==> flow/design.v <==
`timescale 1ns / 1ps
module debounce(pb_debounced, pb, clk);
    output pb_debounced;
    input pb;
    input clk;
    reg [3:0] DFF;
    always @(posedge clk) begin
        DFF[3:1] <= DFF[2:0];
        DFF[0] <= pb;
    end
    assign pb_debounced = (DFF == 4'b1111) ? 1'b1 : 1'b0;
endmodule
module button(clk, btn, rst_n);
    input clk;
    input btn;
    output reg rst_n;
    always @(posedge clk) begin
        rst_n <= ~btn;
    end
endmodule
module one_pulse(clk, signal, op);
    input clk;
    input signal;
    output reg op;
    reg delay;
    always @(posedge clk) begin
        if (signal == 1'b1 && delay == 1'b0)
            op <= 1'b1;
        else
            op <= 1'b0;
        delay <= signal;
    end
endmodule
`timescale 1ns / 1ps
module clock_divider(
    input clk,
    input rst_n,
    input [31:0] num,
    output reg clk_div
    );
    reg [31:0] count;
    wire enough;
    assign enough = count >= num - 32'd1;
    always @(posedge clk) begin
        if (~rst_n || !enough) begin
            clk_div <= 1'b0;
        end else begin            
            clk_div <= 1'b1;
        end
        if (~rst_n || enough) begin
            count <= 32'd0;
        end else begin            
            count <= count + 32'd1;
        end
    end
endmodule
`timescale 1ns / 1ps
module pulse_wave_gen(
    input clk,
    input rst,
    input sample_tick,
    input [15:0]wave_length,  
    input [6:0]amplitude,
    input [5:0] duty,
    output [7:0]out
    );
    wire [15:0] high_length;
    wire [15:0] low_length;
    assign high_length = (wave_length * duty) >> 6;
    assign low_length = wave_length - high_length;
    wire state_transition;
    reg state;
    reg [15:0]sample_count;
    parameter up = 1'b0;
    parameter down = 1'b1;
    always @(posedge clk) begin
        if (state_transition || ~rst) begin
            sample_count <= 16'd0;
        end else begin
            if (sample_tick) 
                sample_count <= sample_count + 16'd1;
            else
                sample_count <= sample_count;
        end
        if (~rst) begin
            state <= up;
        end else begin
            if (state_transition)
                state <= ~state;
            else
                state <= state;
        end
    end
    assign state_transition = (sample_count >= high_length && state == up) || (sample_count >= low_length && state == down);
    assign out = (state == down)? (8'd127 - amplitude) : (8'd127 + amplitude);
endmodule
`timescale 1ns / 1ps
module triangle_wave_gen(
    input clk,
    input rst,
    input sample_tick,
    input [15:0]wave_length,  
    input [6:0]amplitude,
    output [7:0]out
    );
    wire [15:0] first_half_length;
    wire [15:0] second_half_length;
    assign first_half_length = wave_length >> 1;
    assign second_half_length = wave_length - first_half_length;
    wire state_transition;
    reg state;
    reg [15:0]sample_count;
    parameter up = 1'b0;
    parameter down = 1'b1;
    always @(posedge clk) begin
        if (state_transition || ~rst) begin
            sample_count <= 16'd0;
        end else begin
            if (sample_tick) 
                sample_count <= sample_count + 16'd1;
            else
                sample_count <= sample_count;
        end
        if (~rst) begin
            state <= up;
        end else begin
            if (state_transition)
                state <= ~state;
            else
                state <= state;
        end
    end
    assign state_transition = (sample_count >= first_half_length && state == up) || (sample_count >= second_half_length && state == down);
    assign out = (state == up)? (sample_count * amplitude * 2 / first_half_length) + (8'd127 - amplitude) : ((second_half_length - sample_count)* amplitude * 2 / second_half_length) + (8'd127 - amplitude);
endmodule
`timescale 1ns / 1ps
module AD_envelope_gen(
    input clk,
    input rst,
    input sample_tick,
    input [15:0]attack_time,
    input [15:0]decay_time,
    input [6:0] amplitude,
    input note_pressed,
    output [7:0]envelope
    );
    wire note_start;
    one_pulse op1(clk, note_pressed, note_start);
    wire state_transition;
    reg [15:0] sample_count;
    reg [1:0] state;
    wire [1:0] next_state;
    parameter attack = 2'd0;
    parameter decay = 2'd1;
    parameter idle = 2'd2;
    assign state_transition = (sample_count >= attack_time && state == attack) || (sample_count >= decay_time && state == decay) || note_start;
    assign next_state = note_start ? attack : (state + 2'd1);
    always @(posedge clk) begin
        if (~rst) begin
            state <= idle;
        end else begin
            if (state_transition)
                state <= next_state;
            else
                state <= state;
        end
        if (~rst || state_transition) begin
            sample_count <= 16'd0;
        end else begin
            if (sample_tick) begin
                sample_count <= sample_count + 16'd1;
            end else begin
                sample_count <= sample_count;
            end
        end
    end
    reg [11:0] ve;
    always @(posedge clk) begin
        if (~rst) begin
            ve <= 8'd0;
        end else begin
            if (sample_tick) begin
                if (state == attack)
                    ve <= amplitude * sample_count / attack_time;
                else if (state == decay)
                    ve <= amplitude * (decay_time - sample_count) / decay_time;
                else
                    ve <= 8'd0;
            end else begin
                ve <= ve;
            end
        end
    end
    assign envelope = ve > 8'd255 ? 8'd255 : ve[7:0];
endmodule
`timescale 1ns / 1ps
module noise_gen(
    input clk,
    input rst,
    input clk_div,
    input [6:0] amplitude,
    output [7:0] out
    );
    reg [7:0] noise;
    always @(posedge clk) begin
        if (~rst) begin
            noise <= 8'd27;
        end else begin
            if (clk_div) begin
                noise[7] <= noise[6];
                noise[6] <= noise[5];
                noise[5] <= noise[4];
                noise[4] <= noise[3];
                noise[3] <= noise[2];
                noise[2] <= noise[1];
                noise[1] <= noise[0];
                noise[0] <= noise[3] ^ noise[7];
            end else begin
                noise <= noise;
            end
        end
    end
    assign out = ((noise * amplitude) / 16'd127) + 8'd127 - amplitude;
endmodule
`timescale 1ns / 1ps
module mixer(
    input clk,
    input rst,
    input sample_tick,
    input [7:0] in0,
    input [7:0] in1,
    input [7:0] in2,
    input [7:0] in3,
    output reg [7:0] out
    );
    reg [9:0] mixed_value;
    wire [7:0] next_value;
    wire [9:0] sum;
    assign sum = ((in0 + in1) + (in2 + in3));
    always @(posedge clk) begin
        if (~rst) begin
            mixed_value <= 10'd0;
            out <= 8'd127;
        end else begin
            mixed_value <= (sum > 10'd381)? sum - 10'd381 : 10'd0;
            out <= sample_tick ? next_value : out;
        end
    end
    assign next_value = (mixed_value > 10'd255)? 8'd255 : mixed_value[7:0];    
endmodule
`timescale 1ns / 1ps
module PWM_gen (
    input clk,
    input rst,
    input [7:0] duty,
    output reg PWM
);
reg [7:0] count;
always @(posedge clk) begin
    if (~rst) begin
        count <= 8'd0;
        PWM <= 1'b0;
    end else begin
        count <= count + 8'd1;
        if(count < duty)
            PWM <= 1'b1;
        else
            PWM <= 1'b0;
    end
end
endmodule
`timescale 1ns / 1ps
module synth_top(
    input clk,
    input rst,
    input btnL,
    input [15:0] sw,
    output [3:0] led,
	output pmod_1,	 
	output pmod_2,	 
	output pmod_4	 
    );
    wire trigger_noise;
    debounce dn(trigger_noise, btnL, clk);
    assign led = sw[3:0];
    assign pmod_2 = 1'd1;	 
    assign pmod_4 = 1'd1;	 
    wire sample_tick;
    wire noise_tick;
    wire rst_n;
    button br(clk, rst, rst_n);
    clock_divider cd(
        clk,
        rst_n,
        16'd1024,
        sample_tick
    );
    clock_divider cdn(
        clk,
        rst_n,
        {16'd0, 16'b1110_1110_0110_0001},
        noise_tick
    );
    wire wnotecd, wnotecd2;
    clock_divider cdnote(
        clk,
        rst_n,
        32'd250_000,
        wnotecd
    );
    clock_divider cdnote2(
        clk,
        rst_n,
        32'd125_000,
        wnotecd2
    );
    reg [15:0] pulse1_wave_len;
    reg [15:0] pulse2_wave_len;
    reg [15:0] tri_wave_len;
    parameter [0:31] score_amp1 = 32'b1111_1111_1111_1111_0000_0000_0000_0000;
    parameter [0:31] score_amp2 = 32'b1000_0010_1000_0000_0000_0000_0000_0000;
    reg [4:0] score_ptr;
    always @(posedge clk) begin
        if (score_ptr == 5'd0) begin
            pulse2_wave_len <= 16'd148;
        end else begin
            pulse2_wave_len <= 16'd187;
        end
        if (~rst_n) begin
            tri_wave_len <= 16'd1493;
        end else begin
            if (wnotecd) begin
                if (tri_wave_len == 16'd747) begin
                    tri_wave_len <= 16'd1493;
                end else begin
                    tri_wave_len <= 16'd747;
                end
            end else begin
                tri_wave_len <= tri_wave_len;
            end
        end
        if (~rst_n) begin
            pulse1_wave_len <= 16'd373;
        end else begin
            if (wnotecd2) begin
                if (pulse1_wave_len == 16'd373) begin
                    pulse1_wave_len <= 16'd333;
                end else if (pulse1_wave_len == 16'd333) begin
                    pulse1_wave_len <= 16'd296;
                end else if (pulse1_wave_len == 16'd296) begin
                    pulse1_wave_len <= 16'd249;
                end else begin
                    pulse1_wave_len <= 16'd373;
                end
            end else begin
                pulse1_wave_len <= pulse1_wave_len;
            end
        end
        if (~rst_n) begin
            score_ptr <= 5'd0;
        end else begin
            if (wnotecd2) begin
                score_ptr <= score_ptr + 5'd1;
            end else begin
                score_ptr <= score_ptr;
            end
        end
    end
    wire [7:0] pulse1_out;
    wire [7:0] pulse2_out;
    wire [7:0] triangle_out;
    wire [7:0] noise_out;
    wire [7:0] mixer_out;
    pulse_wave_gen pwg1(
        .clk(clk),
        .rst(rst_n),
        .sample_tick(sample_tick),
        .wave_length(pulse1_wave_len),  
        .amplitude(7'd7 * score_amp1[score_ptr]),
        .duty(31),
        .out(pulse1_out)
    );
    pulse_wave_gen pwg2(
        .clk(clk),
        .rst(rst_n),
        .sample_tick(sample_tick),
        .wave_length(pulse2_wave_len),  
        .amplitude(7'd15 * score_amp2[score_ptr]),
        .duty(8),
        .out(pulse2_out)
    );
    triangle_wave_gen twg(
        .clk(clk),
        .rst(rst_n),
        .sample_tick(sample_tick),
        .wave_length(tri_wave_len),  
        .amplitude(127),
        .out(triangle_out)
    );
    wire [7:0] noise_envelope;
    AD_envelope_gen noise_ad(
    .clk(clk),
    .rst(rst_n),
    .sample_tick(sample_tick),
    .attack_time(200),
    .decay_time(5000),
    .amplitude(127),
    .note_pressed(trigger_noise),
    .envelope(noise_envelope)
    );
    noise_gen ng(
        .clk(clk),
        .rst(rst_n),
        .clk_div(noise_tick),
        .amplitude(noise_envelope),
        .out(noise_out)
    );
    reg [7:0] pulse1;
    reg [7:0] pulse2;
    reg [7:0] triangle;
    reg [7:0] noise;
    always @(posedge clk) begin
        if (sw[3])
            pulse1 <= pulse1_out;
        else
            pulse1 <= 8'd127;
        if (sw[2])
            pulse2 <= pulse2_out;
        else
            pulse2 <= 8'd127;
        if (sw[1])
            triangle <= triangle_out;
        else
            triangle <= 8'd127;
        if (sw[0])
            noise <= noise_out;
        else
            noise <= 8'd127;
    end
    mixer mx(
        .clk(clk),
        .rst(rst_n),
        .sample_tick(sample_tick),
        .in0(pulse1),
        .in1(pulse2),
        .in2(triangle),
        .in3(noise),
        .out(mixer_out)
    );
    PWM_gen audio_out(
        .clk(clk),
        .rst(rst_n),
        .duty(mixer_out),
        .PWM(pmod_1)
    );
endmodule
==> flow/run.sh <==
#!/bin/bash
# the make line also repeats each setting of config.mk as NAME=value (left out here)
make -C /OpenROAD-flow-scripts/flow DESIGN_CONFIG=/design/flow/config.mk WORK_HOME=/design/flow/orfs CLKGATE_MAP_FILE= finish
==> flow/config.mk <==
export PLATFORM = sky130hd
export DESIGN_NAME = synth_top
export DESIGN_NICKNAME = synth_top
export VERILOG_FILES = /design/flow/design.v
export SDC_FILE = /design/flow/constraint.sdc
export NUM_CORES = 4
export LEC_CHECK = 0
export ABC_AREA = 1
export CAP_MARGIN = 20
export CORE_MARGIN = 2
export CORE_UTILIZATION = 68
export SLEW_MARGIN = 20
==> flow/constraint.sdc <==
create_clock -name core_clock -period 123.0 [get_ports {clk}]
set_input_delay 24.6000 -clock core_clock [delete_from_list [all_inputs] [get_ports {clk}]]
set_output_delay 24.6000 -clock core_clock [all_outputs]
set_load 0.01 [all_outputs]
==> results.txt, run 1 <==
flow finished, numbers: floorplan row count 102, reg-to-reg setup timing slack 24.26 ns, Async SR Flop Fraction 0, crit path DAT 99.19 ns, part of the cycle the worst path needs 0.803, CTS Sinks 291, I/O pin count 26, post-route standard cell area excluding fillers 55500 µm², Top logic family simple AND/OR/NAND/NOR gates, capturing element of the worst setup path triangle[0], Port Buffer Count 11, global-route met2 utilization 0.563, CTS tree done, Rel. slew slack 0.385, area fraction in mux cells 0.000563, Hold Path Origin dn.DFF[0], grt ovf 0, most frequent cell after synthesis nand2_1, outcome timing/DRC/antenna clean, length of the first detailed-routing pass in iterations 7, number of antenna violations at the first check in global routing 0, pre-placement core utilization 0.687, kind of start point of the critical path flip-flop, worst setup slack after layout 24.26 ns, clk root buf clkbuf_16, GR Util met3 0.0207, number of enable-type register cells in the synthesized netlist 0, placed cell areas 54500 µm², Critical Path Source tri_wave_len[9], number of warnings issued by yosys 18, Most common cell on crit path nand2_1, die span in y 284 µm, upper clock frequency limit 10.1 MHz, area growth from synthesis to final layout 4.03%, max-capacitance violation count 0, Latency at later pin 0.59 ns, wire length of the first global-routing pass 210000 µm, cts hold-fix bufs 0, critical path type reg -> reg, data required time of the critical path 123.45 ns, kind of end point of the critical path flip-flop, flop and latch count out of synthesis 291, overall fraction of global-route tracks in use 0.301, Vias 48.0k, worst-case hold path end point dn.DFF[1], hold slack 0.351 ns, via count of the first global-routing pass 46.4k, first-iteration detailed-routing DRC count 2306, total routed wirelength 120000 µm, Horiz. Die Dim 284 µm, Post-DRT Antenna Nets 0, CP peak stage delay 0.70 ns, Post-Synth AOI/OAI Area 0.128, # nets final 8900, clock transition at the registers of the reported paths 0.07 ns, ys cells 7830, number of different library cells in the post-synthesis netlist 84, total negative setup slack 0 ns, Final Setup Violations 0, final clock skew 0.0356 ns, final hold viol count 0, adder and majority gate portion of the synthesized area 0.274, antenna diode count 0, synthesized area 53300 µm², post-synthesis cell count 7830, final non-filler cell total 8922, Commonest cells post-synth nand2_1 (1716), inv_1 (1288), ha_1 (783), Worst Tran Pin Value 0.919 ns, met1 capacity usage during global routing 0.375, area enclosed by the die boundary 80700 µm², final weighted congestion in routability-driven placement 0.939, CTS HTree Levels 1, final HPWL from detailed placement 99200 µm, largest fanout on the critical path 30, highest-utilization routing layer at the global route stage met2, unrepaired setup endpoints after global routing no, average cell area after synthesis 6.81 µm², number of vias per cell after detailed routing 5.38, Max-area cell share 0.184, detail-routed net length per standard cell 13.5 µm, maximum number of pins on one net before global-route repair 48, sequential fraction of the synthesis area 0.109, most common flop cell mapped by yosys dfxtp_1, depth of the worst register-to-register path 636, R2R Path End triangle[0], sum of buffers and inverters on the critical path 105, slowest cell on the critical path nor2_1, synthesized-area fraction occupied by xor and xnor cells 0.0867, Clock Tree Buf Depth 3, number of placed instances with taps included 8866, worst min-delay path category reg -> reg, number of buffers added for setup after CTS 0, post-cts gate resize count 0, max-slew violation count 0, post-route DRC violation count 0, reg2reg start tri_wave_len[9], Period minus WS final 98.74 ns, clock buffer count from CTS 30, WP depth 636, Yosys chip area 53300 µm², simple-gate area share of the yosys netlist 0.290, cell type with the largest total area after synthesis ha_1, Worst Hold Path Cells 0, Post-synth area hogs ha_1 (18%), nand2_1 (12%), dfxtp_1 (11%), core area 77600 µm², Worst Setup Slack post-DPL 24.82 ns, kind of cell adding the most delay to the critical path AND-OR/OR-AND gates, number of OpenROAD warnings 127
layer usage:
metal	part of all wire	routed length [µm]	vias up
li1	-	-	25200
met1	0.45	54300	22000
met2	0.50	59700	701
met3	0.030	3610	174
met4	0.023	2810	0
met5	0	0	-
cell type report:
type	count	area, µm²
clock buffers	38	821
repair buffers	36	298
well taps	1040	1300
inverters	1383	5230
fillers	6852	22100
clock inverters	18	143
multi-input cells	6116	41900
flip-flops and latches	291	5830
metrics by stage:
step           utilization
2_1_floorplan            -
3_3_place_gp         0.703
3_5_place_dp         0.703
4_1_cts              0.715
5_1_grt              0.715
6_report             0.715
==> inputs of run 2 (changes only) <==
Settings changed: CAP_MARGIN 20 to 5, CORE_UTILIZATION 68 to 72, CTS_CLUSTER_DIAMETER set to 396, CTS_CLUSTER_SIZE set to 100, PLACE_DENSITY set to 0.4, SETUP_SLACK_MARGIN set to 4.8, TNS_END_PERCENT set to 10.
Clock period 123.0 ns to 61.5 ns, I/O delays scaled along.
==> results.txt, run 2 <==
yosys + openroad results -> outcome did not finish, last stage reached global routing (5_1_grt), stop err [ERROR GRT-0116] Global routing finished with congestion. Check the congestion regions in the DRC Viewer., Async SR Flop Fraction 0, area enclosed by the die boundary 76300 µm², clk root buf clkbuf_16, simple-gate area share of the yosys netlist 0.290, clock buffer count from CTS 6, most common flop cell mapped by yosys dfxtp_1, adder and majority gate portion of the synthesized area 0.274, flop and latch count out of synthesis 291, floorplan row count 99, Commonest cells post-synth nand2_1 (1716), inv_1 (1288), ha_1 (783), I/O pin count 26, number of different library cells in the post-synthesis netlist 84, final weighted congestion in routability-driven placement 0.948, cell type with the largest total area after synthesis ha_1, number of warnings issued by yosys 18, Horiz. Die Dim 276 µm, Top logic family simple AND/OR/NAND/NOR gates, post-synthesis cell count 7830, most frequent cell after synthesis nand2_1, Post-synth area hogs ha_1 (18%), nand2_1 (12%), dfxtp_1 (11%), sequential fraction of the synthesis area 0.109, area fraction in mux cells 0.000563, number of enable-type register cells in the synthesized netlist 0, die span in y 276 µm, grt ovf 1013, average cell area after synthesis 6.81 µm², cts hold-fix bufs 0, ys cells 7830, Max-area cell share 0.184, synthesized area 53300 µm², synthesized-area fraction occupied by xor and xnor cells 0.0867, CTS HTree Levels 1, Worst Setup Slack post-DPL -17.10 ns, Yosys chip area 53300 µm², Clock Tree Buf Depth 3, Post-Synth AOI/OAI Area 0.128, CTS Sinks 291, overall fraction of global-route tracks in use 0.835, final HPWL from detailed placement 135000 µm, pre-placement core utilization 0.729, core area 73200 µm², Port Buffer Count 11
run 2: layer usage:
metal,track usage,GRT overflow
met5,0.432,2
met4,0.871,293
met3,0.699,30
met2,0.999,665
met1,0.807,23
run 2: what timing repair did:
action / 4_1_cts
resized: 236
buffers inserted: 235
cloned: 5
setup endpoints to repair: 8
pin swaps: 214
run 2: stage by stage:
stage	utilization	std cells	TNS [ns]	cell area, µm²
CTS	0.951	10600	-40.20	69600
detailed placement	0.911	10400	-61.88	66700
global placement	0.911	10400	-33.87	66700
floorplan	-	7904	-71.03	54300
==> inputs of run 3 (changes only) <==
Settings changed: CAP_MARGIN 5 to 20, CORE_UTILIZATION 72 to 70, CTS_CLUSTER_DIAMETER 396 to 212, CTS_CLUSTER_SIZE 100 to unset, MAX_ROUTING_LAYER set to met4, PLACE_DENSITY 0.4 to unset, SETUP_SLACK_MARGIN 4.8 to unset, TNS_END_PERCENT 10 to unset.
Clock period 61.5 ns to 68.1 ns, I/O delays scaled along.
==> results.txt, run 3 <==
yosys + openroad results -> Post-Synth AOI/OAI Area 0.128, die span in y 280 µm, cell type with the largest total area after synthesis ha_1, simple-gate area share of the yosys netlist 0.290, Top logic family simple AND/OR/NAND/NOR gates, Post-synth area hogs ha_1 (18%), nand2_1 (12%), dfxtp_1 (11%), Port Buffer Count 11, post-synthesis cell count 7830, pre-placement core utilization 0.705, final HPWL from detailed placement 127000 µm, Horiz. Die Dim 280 µm, number of warnings issued by yosys 18, I/O pin count 26, area fraction in mux cells 0.000563, outcome did not finish, number of different library cells in the post-synthesis netlist 84, core area 75700 µm², synthesized area 53300 µm², most frequent cell after synthesis nand2_1, stop err [ERROR DPL-0033] detailed placement checks failed during check placement., last stage reached clock tree synthesis (4_1_cts), floorplan row count 101, Max-area cell share 0.184, Worst Setup Slack post-DPL -10.25 ns, number of enable-type register cells in the synthesized netlist 0, ys cells 7830, final weighted congestion in routability-driven placement 0.970, most common flop cell mapped by yosys dfxtp_1, sequential fraction of the synthesis area 0.109, synthesized-area fraction occupied by xor and xnor cells 0.0867, adder and majority gate portion of the synthesized area 0.274, Yosys chip area 53300 µm², Commonest cells post-synth nand2_1 (1716), inv_1 (1288), ha_1 (783), flop and latch count out of synthesis 291, area enclosed by the die boundary 78400 µm², Async SR Flop Fraction 0, average cell area after synthesis 6.81 µm²
run 3: metrics by stage:
step	std cells	setup TNS, ns	utilization	area, µm²
floorplan	7904	-29.61	-	54600
global placement	10400	-12.14	0.884	66900
detailed placement	10400	-25.42	0.884	66900
==> inputs of run 4 (changes only) <==
Settings changed: CORE_UTILIZATION 70 to 72, CTS_CLUSTER_DIAMETER 212 to 392, CTS_CLUSTER_SIZE set to 100, MAX_ROUTING_LAYER met4 to unset, PLACE_DENSITY set to 0.4, TNS_END_PERCENT set to 10.
Clock period 68.1 ns to 53.0 ns, I/O delays scaled along.
==> results.txt, run 4 <==
yosys + openroad results -> grt ovf 779, number of enable-type register cells in the synthesized netlist 0, ys cells 7830, number of placed instances with taps included 10.4k, Top logic family simple AND/OR/NAND/NOR gates, Async SR Flop Fraction 0, area enclosed by the die boundary 76300 µm², area fraction in mux cells 0.000563, cell type with the largest total area after synthesis ha_1, Clock Tree Buf Depth 3, Port Buffer Count 11, Post-Synth AOI/OAI Area 0.128, final HPWL from detailed placement 140000 µm, CTS HTree Levels 1, clock buffer count from CTS 6, number of warnings issued by yosys 18, clk root buf clkbuf_16, adder and majority gate portion of the synthesized area 0.274, final weighted congestion in routability-driven placement 0.987, sequential fraction of the synthesis area 0.109, last stage reached global routing (5_1_grt), outcome did not finish, most common flop cell mapped by yosys dfxtp_1, post-synthesis cell count 7830, synthesized area 53300 µm², Horiz. Die Dim 276 µm, Post-synth area hogs ha_1 (18%), nand2_1 (12%), dfxtp_1 (11%), Max-area cell share 0.184, most frequent cell after synthesis nand2_1, floorplan row count 99, average cell area after synthesis 6.81 µm², cts hold-fix bufs 0, core area 73200 µm², simple-gate area share of the yosys netlist 0.290, flop and latch count out of synthesis 291, die span in y 276 µm, synthesized-area fraction occupied by xor and xnor cells 0.0867, pre-placement core utilization 0.729, Commonest cells post-synth nand2_1 (1716), inv_1 (1288), ha_1 (783), I/O pin count 26, CTS Sinks 291, Yosys chip area 53300 µm², number of different library cells in the post-synthesis netlist 84, overall fraction of global-route tracks in use 0.813, stop err [ERROR GRT-0116] Global routing finished with congestion. Check the congestion regions in the DRC Viewer.
run 4: layer usage:
metal	global-route usage	GRT overflow
met5	0.460	6
met4	0.834	256
met3	0.663	29
met2	0.980	452
met1	0.793	36
run 4: timing repair:
item / CTS
buffers inserted: 240
endpoints found under the setup margin: 8
gates cloned: 2
pin swaps: 200
gates resized: 169
run 4: through the flow:
| stage | setup TNS (ns) | area [µm²] | hold WS (ns) | setup WS (ns) |
|---|---|---|---|---|
| floorplan | -135.13 | 54300 | 0.331 | -27.30 |
| global placement | -71.37 | 66800 | 0.334 | -17.78 |
| detailed placement | -114.55 | 66800 | 0.340 | -24.10 |
| CTS | -90.79 | 69400 | 0.352 | -20.84 |
==> inputs of run 5 (changes only) <==
Settings changed: CAP_MARGIN 20 to 40, CORE_UTILIZATION 72 to 65, CTS_CLUSTER_DIAMETER 392 to 221, CTS_CLUSTER_SIZE 100 to unset, GPL_ROUTABILITY_DRIVEN set to 1, MAX_ROUTING_LAYER set to met4, PLACE_DENSITY 0.4 to unset, SETUP_SLACK_MARGIN set to 5.0, TNS_END_PERCENT 10 to unset.
Clock period 53.0 ns to 69.3 ns, I/O delays scaled along.
==> results.txt, run 5 <==
yosys + openroad results -> flop and latch count out of synthesis 291, most frequent cell after synthesis nand2_1, area fraction in mux cells 0.000563, Top logic family simple AND/OR/NAND/NOR gates, ys cells 7830, Post-Synth AOI/OAI Area 0.128, pre-placement core utilization 0.653, number of enable-type register cells in the synthesized netlist 0, Post-synth area hogs ha_1 (18%), nand2_1 (12%), dfxtp_1 (11%), CTS HTree Levels 1, final weighted congestion in routability-driven placement 0.954, area enclosed by the die boundary 84400 µm², Commonest cells post-synth nand2_1 (1716), inv_1 (1288), ha_1 (783), adder and majority gate portion of the synthesized area 0.274, overall fraction of global-route tracks in use 0.905, Clock Tree Buf Depth 3, die span in y 290 µm, synthesized-area fraction occupied by xor and xnor cells 0.0867, grt ovf 2029, clock buffer count from CTS 28, final HPWL from detailed placement 117000 µm, post-synthesis cell count 7830, Horiz. Die Dim 290 µm, core area 81700 µm², Yosys chip area 53300 µm², floorplan row count 105, most common flop cell mapped by yosys dfxtp_1, number of different library cells in the post-synthesis netlist 84, last stage reached global routing (5_1_grt), CTS Sinks 291, outcome did not finish, Async SR Flop Fraction 0, number of warnings issued by yosys 18, cts hold-fix bufs 0, clk root buf clkbuf_16, I/O pin count 26, Port Buffer Count 11, sequential fraction of the synthesis area 0.109, average cell area after synthesis 6.81 µm², synthesized area 53300 µm², stop err [ERROR GRT-0232] Routing congestion too high. Check the congestion heatmap in the GUI., cell type with the largest total area after synthesis ha_1, simple-gate area share of the yosys netlist 0.290, Max-area cell share 0.184
run 5: through the flow:
step           area, µm²  std cells  TNS [ns]  worst slack (ns)
2_1_floorplan      54700       7904    -24.64             -9.84
3_3_place_gp       67400      10500     -9.16             -5.29
3_5_place_dp       67400      10500    -16.01             -7.56
4_1_cts            72300      11000     -7.37             -4.51
run 5: routing by layer:
metal	global-route usage	GRT overflow
met5	-	-
met4	0.902	453
met3	0.796	133
met2	1.04	1272
met1	0.864	171
run 5: what timing repair did:
action / 4_1_cts
pin swaps: 224
resized: 154
endpoints found under the setup margin: 5
cloned: 7
setup buffers: 411
==> inputs of run 6 (changes only) <==
Settings changed: ABC_AREA 1 to unset, CAP_MARGIN 40 to 10, CORE_ASPECT_RATIO set to 1.35, CORE_UTILIZATION 65 to 72, CTS_CLUSTER_DIAMETER 221 to 97, CTS_CLUSTER_SIZE set to 36, GPL_ROUTABILITY_DRIVEN 1 to 0, MAX_ROUTING_LAYER met4 to unset, SETUP_SLACK_MARGIN 5.0 to 1.13, TNS_END_PERCENT set to 80.
Clock period 69.3 ns to 20.1 ns, I/O delays scaled along.
==> results.txt, run 6 <==
yosys + openroad results -> Horiz. Die Dim 233 µm, number of warnings issued by yosys 18, synthesized-area fraction occupied by xor and xnor cells 0.0822, Worst Setup Slack post-DPL -66.43 ns, core area 70300 µm², flop and latch count out of synthesis 291, outcome did not finish, simple-gate area share of the yosys netlist 0.206, Commonest cells post-synth ha_1 (783), nand2_1 (529), nor2_1 (479), stop err [ERROR DPL-0038] Utilization greater than 100%, impossible to legalize, Max-area cell share 0.192, Yosys chip area 51100 µm², sequential fraction of the synthesis area 0.114, final HPWL from detailed placement 155000 µm, Post-Synth AOI/OAI Area 0.230, most frequent cell after synthesis ha_1, most common flop cell mapped by yosys dfxtp_1, last stage reached clock tree synthesis (4_1_cts), Post-synth area hogs ha_1 (19%), dfxtp_1 (11%), fa_1 (9.4%), number of different library cells in the post-synthesis netlist 128, Top logic family adder cells, I/O pin count 26, cell type with the largest total area after synthesis ha_1, post-synthesis cell count 6403, synthesized area 51100 µm², Port Buffer Count 11, ys cells 6403, adder and majority gate portion of the synthesized area 0.288, area enclosed by the die boundary 73100 µm², pre-placement core utilization 0.727, number of enable-type register cells in the synthesized netlist 0, floorplan row count 113, area fraction in mux cells 0.0321, average cell area after synthesis 7.98 µm², Async SR Flop Fraction 0, die span in y 314 µm
run 6: stage by stage:
step / utilization / hold slack, ns / instance area, µm² / std cells
3_5_place_dp: 0.934 / 0.338 / 65600 / 8940
3_3_place_gp: 0.934 / 0.331 / 65600 / 8940
2_1_floorplan: - / 0.324 / 52700 / 6477
==> inputs of run 7 (changes only) <==
Settings changed: CAP_MARGIN 10 to 20, CELL_PAD_IN_SITES_GLOBAL_PLACEMENT set to 1, CORE_ASPECT_RATIO 1.35 to unset, CORE_UTILIZATION 72 to 39, CTS_CLUSTER_DIAMETER 97 to 385, CTS_CLUSTER_SIZE 36 to unset, GPL_ROUTABILITY_DRIVEN 0 to unset, GPL_TIMING_DRIVEN set to 0, MIN_ROUTING_LAYER set to met1, PLACE_DENSITY_LB_ADDON set to 0.08, SETUP_SLACK_MARGIN 1.13 to -2.0, TNS_END_PERCENT 80 to 15.
Clock period 20.1 ns to 100.0 ns, I/O delays scaled along.
==> results.txt, run 7 <==
flow finished, numbers: most frequent cell after synthesis ha_1, # nets final 7682, Latency at later pin 0.60 ns, Post-DRT Antenna Nets 0, wire length of the first global-routing pass 236000 µm, via count of the first global-routing pass 45.4k, number of OpenROAD warnings 126, core utilization of the finished layout 0.441, Yosys chip area 51100 µm², worst setup slack after layout 3.92 ns, number of enable-type register cells in the synthesized netlist 0, capturing element of the worst setup path triangle[0], slowest cell on the critical path or4b_2, hold slack 0.344 ns, Worst Tran Pin Value 1.08 ns, synthesized-area fraction occupied by xor and xnor cells 0.0822, cell type with the largest total area after synthesis ha_1, kind of end point of the critical path flip-flop, Rel. slew slack 0.278, final hold viol count 0, worst-case hold path end point dn.DFF[2], die span in y 366 µm, sum of buffers and inverters on the critical path 32, clk root buf clkbuf_16, crit path DAT 96.53 ns, upper clock frequency limit 10.4 MHz, Port Buffer Count 11, kind of cell adding the most delay to the critical path AND-OR/OR-AND gates, Post-Synth AOI/OAI Area 0.230, reg2reg start twg.sample_count[0], final HPWL from detailed placement 117000 µm, CTS Sinks 291, number of warnings issued by yosys 18, number of different library cells in the post-synthesis netlist 128, adder and majority gate portion of the synthesized area 0.288, CP peak stage delay 0.71 ns, average cell area after synthesis 7.98 µm², area fraction in mux cells 0.0321, Final Setup Violations 0, final weighted congestion in routability-driven placement 0.837, kind of start point of the critical path flip-flop, Horiz. Die Dim 366 µm, number of vias per cell after detailed routing 5.45, Clock Tree Buf Depth 3, CTS HTree Levels 1, outcome timing/DRC/antenna clean, pre-placement core utilization 0.394, max-capacitance violation count 0, maximum number of pins on one net before global-route repair 26, final clock skew 0.0160 ns, I/O pin count 26, flop and latch count out of synthesis 291, area enclosed by the die boundary 134000 µm², R2R Path End triangle[0], max-slew violation count 0, Worst Setup Slack post-DPL -18.74 ns, Most common cell on crit path o21a_1, simple-gate area share of the yosys netlist 0.206, sequential fraction of the synthesis area 0.114, overall fraction of global-route tracks in use 0.209, clock transition at the registers of the reported paths 0.06 ns, Async SR Flop Fraction 0, depth of the worst register-to-register path 464, post-synthesis cell count 6403, most common flop cell mapped by yosys dfxtp_1, Vias 45.8k, clock buffer count from CTS 30, unrepaired setup endpoints after global routing yes, number of antenna violations at the first check in global routing 2, Worst Hold Path Cells 0, Max-area cell share 0.192, WP depth 464, total routed wirelength 143000 µm, part of the cycle the worst path needs 0.961, reg-to-reg setup timing slack 3.92 ns, largest fanout on the critical path 11, detail-routed net length per standard cell 17.1 µm, synthesized area 51100 µm², worst min-delay path category reg -> reg, area growth from synthesis to final layout 12.1%, cts hold-fix bufs 0, grt ovf 0, critical path type reg -> reg, core area 130000 µm², floorplan row count 132, Hold Path Origin dn.DFF[1], Post-synth area hogs ha_1 (19%), dfxtp_1 (11%), fa_1 (9.4%), length of the first detailed-routing pass in iterations 5, Critical Path Source twg.sample_count[0], data required time of the critical path 100.45 ns, Commonest cells post-synth ha_1 (783), nand2_1 (529), nor2_1 (479), CTS tree done, post-route DRC violation count 0, Period minus WS final 96.08 ns, Top logic family adder cells, ys cells 6403, Layout fillers 13.3k, first-iteration detailed-routing DRC count 1979
-- run 7: metrics by stage --
step / instance area (µm²) / cells / setup TNS (ns)
floorplan: 51400 / 6477 / -0.267
global placement: 53700 / 8230 / -82.54
detailed placement: 54200 / 8251 / -48.02
CTS: 56100 / 8320 / -1.96
global route: 57300 / 8405 / -2.36
finish: 57300 / 8406 / 0
-- run 7: metal layers --
metal	wire (µm)	track usage	vias to the layer above
met2	68500	0.369	447
li1	-	-	23600
met3	2300	0.00795	114
met1	70000	0.283	21600
met5	0	0	-
met4	2600	0.0408	0
-- run 7: final cells by class --
cell class                      instances  area [µm²]  area share
Multi-Input combinational cell       5554       44200       0.771
Antenna cell                            1        2.50   0.0000437
Tap cell                             1742        2180      0.0380
Buffer                                132         729      0.0127
Clock inverter                         12         140     0.00245
Sequential cell                       291        5830       0.102
Clock buffer                           43         900      0.0157
Inverter                              477        1800      0.0315
Timing Repair Buffer                  154        1510      0.0263
-- run 7: timing repair --
action,4_1_cts,5_1_grt
pin swaps,25,63
buffers inserted,27,96
hold endpoints to repair,0,0
gates resized,199,170
setup endpoints to repair,4,2
gates cloned,0,3
==> inputs of run 8 (changes only) <==
Settings changed: ABC_AREA set to 0, CELL_PAD_IN_SITES_GLOBAL_PLACEMENT 1 to unset, CORE_UTILIZATION 39 to 56, CTS_CLUSTER_DIAMETER 385 to unset, CTS_CLUSTER_SIZE set to 35, GPL_TIMING_DRIVEN 0 to unset, MAX_ROUTING_LAYER set to met5, MIN_ROUTING_LAYER met1 to unset, PLACE_DENSITY_LB_ADDON 0.08 to 0.23, SETUP_SLACK_MARGIN -2.0 to unset, SLEW_MARGIN 20 to 0, TNS_END_PERCENT 15 to unset.
Clock period 100.0 ns to 56.4 ns, I/O delays scaled along.
==> results.txt, run 8 <==
flow finished, numbers: Port Buffer Count 11, area enclosed by the die boundary 93700 µm², area growth from synthesis to final layout 40.2%, Hold Path Origin dn.DFF[2], clock buffer count from CTS 26, via count of the first global-routing pass 58.4k, Clock Tree Buf Depth 3, unrepaired setup endpoints after global routing yes, final weighted congestion in routability-driven placement 0.974, data required time of the critical path 56.83 ns, Max-area cell share 0.192, length of the first detailed-routing pass in iterations 7, I/O pin count 26, Latency at later pin 0.57 ns, outcome failed layout checks, simple-gate area share of the yosys netlist 0.206, final HPWL from detailed placement 127000 µm, Yosys chip area 51100 µm², CTS HTree Levels 1, number of antenna violations at the first check in global routing 0, kind of start point of the critical path flip-flop, Worst Setup Slack post-DPL -28.04 ns, CP peak stage delay 0.53 ns, Most common cell on crit path o21a_1, Post-DRT Antenna Nets 0, average cell area after synthesis 7.98 µm², number of warnings issued by yosys 18, Post-synth area hogs ha_1 (19%), dfxtp_1 (11%), fa_1 (9.4%), cts hold-fix bufs 0, hold slack 0.351 ns, sequential fraction of the synthesis area 0.114, clock transition at the registers of the reported paths 0.08 ns, ys cells 6403, first-iteration detailed-routing DRC count 4740, max-capacitance violation count 0, number of different library cells in the post-synthesis netlist 128, Post-Synth AOI/OAI Area 0.230, synthesized area 51100 µm², kind of cell adding the most delay to the critical path AND-OR/OR-AND gates, area fraction in mux cells 0.0321, core area 90300 µm², R2R Path End triangle[0], post-route DRC violation count 0, Worst Hold Path Cells 0, Period minus WS final 86.87 ns, WP depth 455, number of placed instances with taps included 9171, # nets final 9487, max-slew violation count 0, Rel. slew slack 0.300, total routed wirelength 183000 µm, most frequent cell after synthesis ha_1, final clock skew 0.0178 ns, reg2reg start tri_wave_len[9], adder and majority gate portion of the synthesized area 0.288, number of vias per cell after detailed routing 6.10, part of the cycle the worst path needs 1.54, cell type with the largest total area after synthesis ha_1, wire length of the first global-routing pass 279000 µm, flop and latch count out of synthesis 291, reg-to-reg setup timing slack -30.47 ns, antenna diode count 0, Critical Path Source tri_wave_len[9], Worst Tran Pin Value 1.04 ns, synthesized-area fraction occupied by xor and xnor cells 0.0822, grt ovf 0, violated checks negative setup slack, die span in y 306 µm, Horiz. Die Dim 306 µm, critical path type reg -> reg, overall fraction of global-route tracks in use 0.352, CTS tree done, sum of buffers and inverters on the critical path 22, most common flop cell mapped by yosys dfxtp_1, number of OpenROAD warnings 128, Commonest cells post-synth ha_1 (783), nand2_1 (529), nor2_1 (479), worst setup slack after layout -30.47 ns, Final Setup Violations 8, floorplan row count 110, largest fanout on the critical path 9, worst-case hold path end point dn.DFF[3], maximum number of pins on one net before global-route repair 56, worst min-delay path category reg -> reg, clk root buf clkbuf_16, slowest cell on the critical path or4b_4, number of enable-type register cells in the synthesized netlist 0, crit path DAT 87.30 ns, upper clock frequency limit 11.5 MHz, pre-placement core utilization 0.566, Top logic family adder cells, kind of end point of the critical path flip-flop, detail-routed net length per standard cell 19.0 µm, post-synthesis cell count 6403, Async SR Flop Fraction 0, Vias 58.8k, CTS Sinks 291, depth of the worst register-to-register path 455, capturing element of the worst setup path triangle[0], final hold viol count 0, final non-filler cell total 9641
[run 8: routing by layer]
| layer | vias to the layer above | track usage | routed length (µm) |
|---|---|---|---|
| met5 | - | 0 | 0 |
| li1 | 27200 | - | - |
| met3 | 1058 | 0.0310 | 12400 |
| met2 | 2772 | 0.627 | 87200 |
| met1 | 27800 | 0.424 | 71100 |
| met4 | 0 | 0.180 | 12200 |
[run 8: final cells by class]
cell class | count | area (µm²)
inverter | 477 | 1800
tap | 1176 | 1470
clock inverter | 16 | 269
sequential | 291 | 5830
timing repair buffer | 2096 | 16100
multi-input combinational | 5553 | 45500
fill | 5703 | 18700
clock buffer | 32 | 693
[run 8: timing repair]
item,in CTS,in global routing
pin swaps,201,221
setup endpoints to repair,8,8
gates cloned,4,1
setup buffers,292,131
gates resized,176,164
[run 8: through the flow]
| stage | TNS (ns) | cell area (µm²) | util |
|---|---|---|---|
| CTS | -105.04 | 69800 | 0.774 |
| finish | -138.12 | 71600 | 0.793 |
| global placement | -102.91 | 65700 | 0.728 |
| detailed placement | -119.65 | 65700 | 0.728 |
| global route | -160.36 | 71600 | 0.793 |
| floorplan | -143.64 | 52700 | - |
==> inputs of run 9 (changes only) <==
Settings changed: ABC_AREA 0 to 1, CORE_UTILIZATION 56 to 72, CTS_CLUSTER_DIAMETER set to 312, CTS_CLUSTER_SIZE 35 to 100, MAX_ROUTING_LAYER met5 to unset, PLACE_DENSITY set to 0.4, PLACE_DENSITY_LB_ADDON 0.23 to unset, SLEW_MARGIN 0 to 20.
Clock period 56.4 ns to 60.8 ns, I/O delays scaled along.
==> results.txt, run 9 <==
yosys + openroad results -> average cell area after synthesis 6.81 µm², floorplan row count 99, most frequent cell after synthesis nand2_1, Post-synth area hogs ha_1 (18%), nand2_1 (12%), dfxtp_1 (11%), most common flop cell mapped by yosys dfxtp_1, area enclosed by the die boundary 76300 µm², adder and majority gate portion of the synthesized area 0.274, number of warnings issued by yosys 18, post-synthesis cell count 7830, I/O pin count 26, Commonest cells post-synth nand2_1 (1716), inv_1 (1288), ha_1 (783), last stage reached clock tree synthesis (4_1_cts), Top logic family simple AND/OR/NAND/NOR gates, number of different library cells in the post-synthesis netlist 84, ys cells 7830, final HPWL from detailed placement 142000 µm, stop err [ERROR DPL-0038] Utilization greater than 100%, impossible to legalize, Yosys chip area 53300 µm², Post-Synth AOI/OAI Area 0.128, simple-gate area share of the yosys netlist 0.290, outcome did not finish, pre-placement core utilization 0.729, number of enable-type register cells in the synthesized netlist 0, synthesized area 53300 µm², die span in y 276 µm, Horiz. Die Dim 276 µm, sequential fraction of the synthesis area 0.109, Port Buffer Count 11, final weighted congestion in routability-driven placement 0.949, Max-area cell share 0.184, synthesized-area fraction occupied by xor and xnor cells 0.0867, Async SR Flop Fraction 0, cell type with the largest total area after synthesis ha_1, flop and latch count out of synthesis 291, area fraction in mux cells 0.000563, core area 73200 µm²
==> run 9: metrics by stage <==
step	hold WS (ns)	setup TNS, ns	std cells	cell area, µm²	setup slack, ns
after global placement	0.334	-34.73	10400	67100	-11.88
after detailed placement	0.344	-62.67	10400	67100	-17.25
after floorplan	0.331	-68.18	7904	54700	-18.31
==> inputs of run 10 (changes only) <==
Settings changed: CORE_UTILIZATION 72 to 70, CTS_CLUSTER_DIAMETER 312 to 229, CTS_CLUSTER_SIZE 100 to 37, PLACE_DENSITY 0.4 to unset.
Clock period 60.8 ns to 68.3 ns, I/O delays scaled along.
==> results.txt, run 10 <==
yosys + openroad results -> simple-gate area share of the yosys netlist 0.290, adder and majority gate portion of the synthesized area 0.274, area fraction in mux cells 0.000563, number of warnings issued by yosys 18, pre-placement core utilization 0.705, clock buffer count from CTS 11, CTS HTree Levels 1, most common flop cell mapped by yosys dfxtp_1, ys cells 7830, area enclosed by the die boundary 78400 µm², stop err [ERROR GRT-0116] Global routing finished with congestion. Check the congestion regions in the DRC Viewer., overall fraction of global-route tracks in use 0.830, floorplan row count 101, synthesized area 53300 µm², Post-synth area hogs ha_1 (18%), nand2_1 (12%), dfxtp_1 (11%), Async SR Flop Fraction 0, die span in y 280 µm, Clock Tree Buf Depth 3, outcome did not finish, Horiz. Die Dim 280 µm, final HPWL from detailed placement 126000 µm, last stage reached global routing (5_1_grt), Top logic family simple AND/OR/NAND/NOR gates, Commonest cells post-synth nand2_1 (1716), inv_1 (1288), ha_1 (783), clk root buf clkbuf_16, final weighted congestion in routability-driven placement 0.965, I/O pin count 26, average cell area after synthesis 6.81 µm², synthesized-area fraction occupied by xor and xnor cells 0.0867, cts hold-fix bufs 0, most frequent cell after synthesis nand2_1, cell type with the largest total area after synthesis ha_1, Port Buffer Count 11, sequential fraction of the synthesis area 0.109, Yosys chip area 53300 µm², flop and latch count out of synthesis 291, Post-Synth AOI/OAI Area 0.128, number of different library cells in the post-synthesis netlist 84, Max-area cell share 0.184, CTS Sinks 291, core area 75700 µm², number of enable-type register cells in the synthesized netlist 0, post-synthesis cell count 7830, grt ovf 713
## run 10: metrics by stage
stage | cells | worst slack, ns | cell area (µm²)
after global placement | 10400 | -5.94 | 67000
after floorplan | 7904 | -10.88 | 54600
after detailed placement | 10400 | -9.33 | 67000
after CTS | 10900 | -5.81 | 71600
## run 10: repair_timing
item	CTS
endpoints found under the setup margin	4
pin swaps	241
gates resized	166
setup buffers	457
gates cloned	8
## run 10: per-layer routing
metal,track usage,GRT overflow
met5,0.558,1
met1,0.812,51
met4,0.820,230
met3,0.718,49
met2,0.970,382
==> inputs of run 11 (changes only) <==
Settings changed: ABC_AREA 1 to unset, CAP_MARGIN 20 to 40, CORE_UTILIZATION 70 to 72, CTS_CLUSTER_DIAMETER 229 to 383, CTS_CLUSTER_SIZE 37 to 36, GPL_ROUTABILITY_DRIVEN set to 0, PLACE_DENSITY_LB_ADDON set to 0.0, SETUP_SLACK_MARGIN set to 2.95.
Clock period 68.3 ns to 22.0 ns, I/O delays scaled along.
==> results.txt, run 11 <==
yosys + openroad results -> outcome did not finish, last stage reached clock tree synthesis (4_1_cts), stop err [ERROR DPL-0038] Utilization greater than 100%, impossible to legalize, area enclosed by the die boundary 73100 µm², Post-synth area hogs ha_1 (19%), dfxtp_1 (11%), fa_1 (9.4%), adder and majority gate portion of the synthesized area 0.288, Port Buffer Count 11, number of warnings issued by yosys 18, Yosys chip area 51100 µm², die span in y 270 µm, floorplan row count 97, pre-placement core utilization 0.728, simple-gate area share of the yosys netlist 0.206, Post-Synth AOI/OAI Area 0.230, sequential fraction of the synthesis area 0.114, most common flop cell mapped by yosys dfxtp_1, area fraction in mux cells 0.0321, final HPWL from detailed placement 156000 µm, ys cells 6403, post-synthesis cell count 6403, average cell area after synthesis 7.98 µm², number of enable-type register cells in the synthesized netlist 0, synthesized-area fraction occupied by xor and xnor cells 0.0822, Max-area cell share 0.192, number of different library cells in the post-synthesis netlist 128, I/O pin count 26, core area 70100 µm², Async SR Flop Fraction 0, Horiz. Die Dim 270 µm, cell type with the largest total area after synthesis ha_1, Top logic family adder cells, flop and latch count out of synthesis 291, most frequent cell after synthesis ha_1, Commonest cells post-synth ha_1 (783), nand2_1 (529), nor2_1 (479), synthesized area 51100 µm²
==> run 11: per-stage QoR <==
stage | worst slack [ns] | cell area, µm² | utilization | setup TNS [ns] | cells
after detailed placement | -64.85 | 65600 | 0.935 | -410.69 | 8934
after global placement | -59.48 | 65600 | 0.934 | -375.14 | 8930
after floorplan | -65.80 | 52900 | - | -418.84 | 6477
==> inputs of run 12 (changes only) <==
Settings changed: ABC_AREA set to 1, CAP_MARGIN 40 to 20, CTS_CLUSTER_DIAMETER 383 to 212, CTS_CLUSTER_SIZE 36 to unset, GPL_ROUTABILITY_DRIVEN 0 to unset, PLACE_DENSITY_LB_ADDON 0.0 to unset, SETUP_SLACK_MARGIN 2.95 to unset.
Clock period 22.0 ns to 70.2 ns, I/O delays scaled along.
==> results.txt, run 12 <==
yosys + openroad results -> most frequent cell after synthesis nand2_1, Yosys chip area 53300 µm², average cell area after synthesis 6.81 µm², simple-gate area share of the yosys netlist 0.290, cell type with the largest total area after synthesis ha_1, area enclosed by the die boundary 76300 µm², number of placed instances with taps included 10.3k, Worst Setup Slack post-DPL -9.03 ns, Top logic family simple AND/OR/NAND/NOR gates, number of different library cells in the post-synthesis netlist 84, synthesized-area fraction occupied by xor and xnor cells 0.0867, ys cells 7830, Post-Synth AOI/OAI Area 0.128, Horiz. Die Dim 276 µm, Async SR Flop Fraction 0, final HPWL from detailed placement 137000 µm, area fraction in mux cells 0.000563, floorplan row count 99, die span in y 276 µm, final weighted congestion in routability-driven placement 0.948, Port Buffer Count 11, Max-area cell share 0.184, flop and latch count out of synthesis 291, pre-placement core utilization 0.729, stop err [ERROR DPL-0033] detailed placement checks failed during check placement., placed cell areas 66500 µm², core area 73200 µm², I/O pin count 26, outcome did not finish, synthesized area 53300 µm², Commonest cells post-synth nand2_1 (1716), inv_1 (1288), ha_1 (783), last stage reached clock tree synthesis (4_1_cts), Post-synth area hogs ha_1 (18%), nand2_1 (12%), dfxtp_1 (11%), post-synthesis cell count 7830, sequential fraction of the synthesis area 0.109, number of enable-type register cells in the synthesized netlist 0, most common flop cell mapped by yosys dfxtp_1, adder and majority gate portion of the synthesized area 0.274, number of warnings issued by yosys 18
[run 12: per-stage QoR]
| step | hold WS, ns |
|---|---|
| detailed placement | 0.344 |
| floorplan | 0.331 |
| global placement | 0.334 |
==> inputs of run 13 (changes only) <==
Settings changed: CORE_UTILIZATION 72 to 70, CTS_CLUSTER_DIAMETER 212 to 209, MAX_ROUTING_LAYER set to met4.
Clock period 70.2 ns to 70.0 ns, I/O delays scaled along.
==> results.txt, run 13 <==
yosys + openroad results -> sequential fraction of the synthesis area 0.109, Yosys chip area 53300 µm², Top logic family simple AND/OR/NAND/NOR gates, flop and latch count out of synthesis 291, Horiz. Die Dim 280 µm, floorplan row count 101, outcome did not finish, area fraction in mux cells 0.000563, Post-Synth AOI/OAI Area 0.128, most frequent cell after synthesis nand2_1, synthesized-area fraction occupied by xor and xnor cells 0.0867, simple-gate area share of the yosys netlist 0.290, most common flop cell mapped by yosys dfxtp_1, Max-area cell share 0.184, number of placed instances with taps included 10.3k, Commonest cells post-synth nand2_1 (1716), inv_1 (1288), ha_1 (783), post-synthesis cell count 7830, adder and majority gate portion of the synthesized area 0.274, Port Buffer Count 11, I/O pin count 26, number of warnings issued by yosys 18, last stage reached clock tree synthesis (4_1_cts), Post-synth area hogs ha_1 (18%), nand2_1 (12%), dfxtp_1 (11%), cell type with the largest total area after synthesis ha_1, synthesized area 53300 µm², average cell area after synthesis 6.81 µm², number of enable-type register cells in the synthesized netlist 0, number of different library cells in the post-synthesis netlist 84, pre-placement core utilization 0.705, Worst Setup Slack post-DPL -8.01 ns, area enclosed by the die boundary 78400 µm², die span in y 280 µm, core area 75700 µm², Async SR Flop Fraction 0, placed cell areas 66600 µm², final HPWL from detailed placement 125000 µm, stop err [ERROR DPL-0033] detailed placement checks failed during check placement., ys cells 7830, final weighted congestion in routability-driven placement 0.957
-- run 13: stage by stage --
step | util | hold slack, ns | setup TNS, ns
3_3_place_gp | 0.880 | 0.337 | -6.95
2_1_floorplan | - | 0.331 | -22.01
3_5_place_dp | 0.880 | 0.335 | -17.23
==> inputs of run 14 (changes only) <==
Settings changed: ABC_AREA 1 to unset, CAP_MARGIN 20 to 40, CORE_UTILIZATION 70 to 44, CTS_CLUSTER_DIAMETER 209 to 96, CTS_CLUSTER_SIZE set to 15, GPL_ROUTABILITY_DRIVEN set to 0, GPL_TIMING_DRIVEN set to 0, MAX_ROUTING_LAYER met4 to unset, SETUP_SLACK_MARGIN set to 5.0.
Clock period 70.0 ns to 52.9 ns, I/O delays scaled along.
==> results.txt, run 14 <==
flow finished, numbers: via count of the first global-routing pass 45.5k, post-route DRC violation count 0, most common flop cell mapped by yosys dfxtp_1, length of the first detailed-routing pass in iterations 7, worst setup slack after layout -38.81 ns, die span in y 345 µm, area fraction in mux cells 0.0321, Latency at later pin 0.60 ns, critical path type reg -> reg, final HPWL from detailed placement 109000 µm, max-slew violation count 0, capturing element of the worst setup path triangle[0], outcome failed layout checks, floorplan row count 125, CTS Sinks 291, flop and latch count out of synthesis 291, Horiz. Die Dim 345 µm, CTS HTree Levels 1, kind of cell adding the most delay to the critical path AND-OR/OR-AND gates, final hold viol count 0, cell type with the largest total area after synthesis ha_1, Rel. slew slack 0.388, number of enable-type register cells in the synthesized netlist 0, Worst Hold Path Cells 0, worst min-delay path category reg -> reg, Hold Path Origin dn.DFF[0], Async SR Flop Fraction 0, Yosys chip area 51100 µm², grt ovf 0, part of the cycle the worst path needs 1.73, first-iteration detailed-routing DRC count 2451, synthesized area 51100 µm², kind of end point of the critical path flip-flop, kind of start point of the critical path flip-flop, antenna diode count 0, violated checks negative setup slack, Post-DRT Antenna Nets 0, core area 116000 µm², number of warnings issued by yosys 18, max-capacitance violation count 0, slowest cell on the critical path or4b_4, Most common cell on crit path o21a_1, upper clock frequency limit 10.9 MHz, ys cells 6403, synthesized-area fraction occupied by xor and xnor cells 0.0822, Port Buffer Count 11, reg2reg start tri_wave_len[9], maximum number of pins on one net before global-route repair 27, worst-case hold path end point dn.DFF[1], CTS tree done, Vias 48.0k, pre-placement core utilization 0.442, average cell area after synthesis 7.98 µm², detail-routed net length per standard cell 16.6 µm, number of different library cells in the post-synthesis netlist 128, total routed wirelength 142000 µm, unrepaired setup endpoints after global routing yes, largest fanout on the critical path 10, post-synthesis cell count 6403, Critical Path Source tri_wave_len[9], Final Setup Violations 8, Worst Tran Pin Value 0.909 ns, depth of the worst register-to-register path 479, clock buffer count from CTS 25, clk root buf clkbuf_16, reg-to-reg setup timing slack -38.81 ns, data required time of the critical path 53.32 ns, Commonest cells post-synth ha_1 (783), nand2_1 (529), nor2_1 (479), core utilization of the finished layout 0.532, clock transition at the registers of the reported paths 0.07 ns, Post-Synth AOI/OAI Area 0.230, final clock skew 0.0271 ns, sum of buffers and inverters on the critical path 50, simple-gate area share of the yosys netlist 0.206, final non-filler cell total 8507, I/O pin count 26, number of vias per cell after detailed routing 5.64, Post-synth area hogs ha_1 (19%), dfxtp_1 (11%), fa_1 (9.4%), # nets final 8019, CP peak stage delay 0.58 ns, area growth from synthesis to final layout 20.5%, Max-area cell share 0.192, sequential fraction of the synthesis area 0.114, Top logic family adder cells, crit path DAT 92.13 ns, WP depth 479, wire length of the first global-routing pass 226000 µm, number of placed instances with taps included 8039, Clock Tree Buf Depth 3, number of antenna violations at the first check in global routing 0, overall fraction of global-route tracks in use 0.226, most frequent cell after synthesis ha_1, Period minus WS final 91.71 ns, adder and majority gate portion of the synthesized area 0.288, area enclosed by the die boundary 119000 µm², number of OpenROAD warnings 128, R2R Path End triangle[0]
## run 14: routing by layer
layer  up-vias  share of wire  wire (µm)  GRT usage
met2       850           0.48      68200      0.401
li1      24300              -          -          -
met3       172          0.031       4360     0.0123
met4         0          0.022       3130     0.0545
met1     22700           0.46      65800      0.299
met5         -              0          0          0
## run 14: final cells by class
cell class / count / area (µm²)
sequential: 291 / 5830
clock buffer: 26 / 629
clock inverter: 7 / 121
multi-input combinational: 5551 / 45800
tap: 1524 / 1910
fill: 11000 / 54200
timing repair buffer: 473 / 4120
inverter: 477 / 1810
buffer: 158 / 1340
## run 14: timing repair
action | 4_1_cts | 5_1_grt
gates cloned | 0 | 9
resized | 120 | 313
endpoints found under the setup margin | 8 | 8
pin swaps | 95 | 313
buffers inserted | 105 | 316
hold buffers | 0 | 0
## run 14: metrics by stage
stage / instance area, µm² / TNS [ns] / hold slack (ns) / setup WS (ns)
global route: 61600 / -223.41 / 0.365 / -42.95
CTS: 57300 / -206.63 / 0.353 / -40.71
finish: 61600 / -196.94 / 0.353 / -38.81
floorplan: 52700 / -171.64 / 0.324 / -34.90
global placement: 54700 / -267.18 / 0.330 / -48.57
detailed placement: 55200 / -260.26 / 0.337 / -47.85
==> inputs of run 15 (changes only) <==
Settings changed: CAP_MARGIN 40 to 20, CORE_UTILIZATION 44 to 15, CTS_CLUSTER_DIAMETER 96 to unset, CTS_CLUSTER_SIZE 15 to unset, GPL_ROUTABILITY_DRIVEN 0 to unset, GPL_TIMING_DRIVEN 0 to unset, SETUP_SLACK_MARGIN 5.0 to unset.
Clock period 52.9 ns to 107.0 ns, I/O delays scaled along.
==> results.txt, run 15 <==
flow finished, numbers: ys cells 6403, capturing element of the worst setup path triangle[0], kind of cell adding the most delay to the critical path AND-OR/OR-AND gates, grt ovf 0, number of antenna violations at the first check in global routing 2, CP peak stage delay 0.68 ns, clk root buf clkbuf_16, cell type with the largest total area after synthesis ha_1, number of vias per cell after detailed routing 4.09, antenna diode count 0, Worst Tran Pin Value 1.05 ns, reg-to-reg setup timing slack 7.16 ns, Hold Path Origin dn.DFF[1], Yosys chip area 51100 µm², adder and majority gate portion of the synthesized area 0.288, Clock Tree Buf Depth 3, R2R Path End triangle[0], number of warnings issued by yosys 18, reg2reg start tri_wave_len[9], clock transition at the registers of the reported paths 0.06 ns, flop and latch count out of synthesis 291, final HPWL from detailed placement 102000 µm, max-slew violation count 0, number of OpenROAD warnings 125, Rel. slew slack 0.293, CTS HTree Levels 2, upper clock frequency limit 10.0 MHz, pre-placement core utilization 0.151, Worst Hold Path Cells 0, Post-Synth AOI/OAI Area 0.230, Async SR Flop Fraction 0, die span in y 588 µm, largest fanout on the critical path 32, wire length of the first global-routing pass 217000 µm, max-capacitance violation count 0, total negative setup slack 0 ns, cts hold-fix bufs 0, critical path type reg -> reg, Post-DRT Antenna Nets 0, number of different library cells in the post-synthesis netlist 128, worst setup slack after layout 7.16 ns, crit path DAT 100.22 ns, data required time of the critical path 107.38 ns, kind of end point of the critical path flip-flop, first-iteration detailed-routing DRC count 2400, floorplan row count 214, I/O pin count 26, via count of the first global-routing pass 43.6k, WP depth 452, worst-case hold path end point dn.DFF[2], part of the cycle the worst path needs 0.933, depth of the worst register-to-register path 452, # nets final 7483, area growth from synthesis to final layout 14.9%, Top logic family adder cells, worst min-delay path category reg -> reg, most common flop cell mapped by yosys dfxtp_1, length of the first detailed-routing pass in iterations 6, average cell area after synthesis 7.98 µm², post-synthesis cell count 6403, Post-synth area hogs ha_1 (19%), dfxtp_1 (11%), fa_1 (9.4%), Final Setup Violations 0, Latency at later pin 0.55 ns, Vias 45.0k, Worst Setup Slack post-DPL 1.23 ns, core area 340000 µm², final hold viol count 0, synthesized area 51100 µm², area fraction in mux cells 0.0321, final clock skew 0.0331 ns, slowest cell on the critical path or4b_2, most frequent cell after synthesis ha_1, Critical Path Source tri_wave_len[9], overall fraction of global-route tracks in use 0.0724, synthesized-area fraction occupied by xor and xnor cells 0.0822, CTS tree done, sequential fraction of the synthesis area 0.114, sum of buffers and inverters on the critical path 20, Port Buffer Count 11, register area 5830 µm², Commonest cells post-synth ha_1 (783), nand2_1 (529), nor2_1 (479), detail-routed net length per standard cell 11.6 µm, area enclosed by the die boundary 345000 µm², number of enable-type register cells in the synthesized netlist 0, Horiz. Die Dim 588 µm, outcome timing/DRC/antenna clean, total routed wirelength 127000 µm, clock buffer count from CTS 36, kind of start point of the critical path flip-flop, post-route DRC violation count 0, Layout fillers 38.4k, CTS Sinks 291, Period minus WS final 99.84 ns, Most common cell on crit path o21a_1, simple-gate area share of the yosys netlist 0.206, multi-input gate area in the final layout 43500 µm², maximum number of pins on one net before global-route repair 52, final weighted congestion in routability-driven placement 0.851, Max-area cell share 0.192
run 15: cell type report:
cell class                      instances  area share
Tap cell                             4536      0.0967
Multi-Input combinational cell       5551       0.741
Timing Repair Buffer                   84      0.0118
Inverter                              477      0.0306
Clock buffer                           42      0.0168
Sequential cell                       291      0.0993
Clock inverter                         22     0.00409
run 15: per-stage QoR:
step	cells	hold WS, ns	cell area [µm²]	util
floorplan	6477	0.324	51400	-
global placement	10900	0.327	57000	0.168
detailed placement	10900	0.341	57100	0.168
CTS	11000	0.353	58300	0.172
global route	11000	0.364	58700	0.173
finish	11000	0.349	58700	0.173
run 15: what timing repair did:
action / CTS / global route
setup endpoints to repair: 0 / 2
gates resized: 0 / 71
setup buffers: 0 / 17
run 15: per-layer routing:
layer / wire length (µm) / up-vias / track usage
met5: 0 / - / 0
met4: 1660 / 0 / 0.0109
met3: 3740 / 101 / 0.00458
met2: 58300 / 603 / 0.124
met1: 63700 / 21100 / 0.101
li1: - / 23200 / -
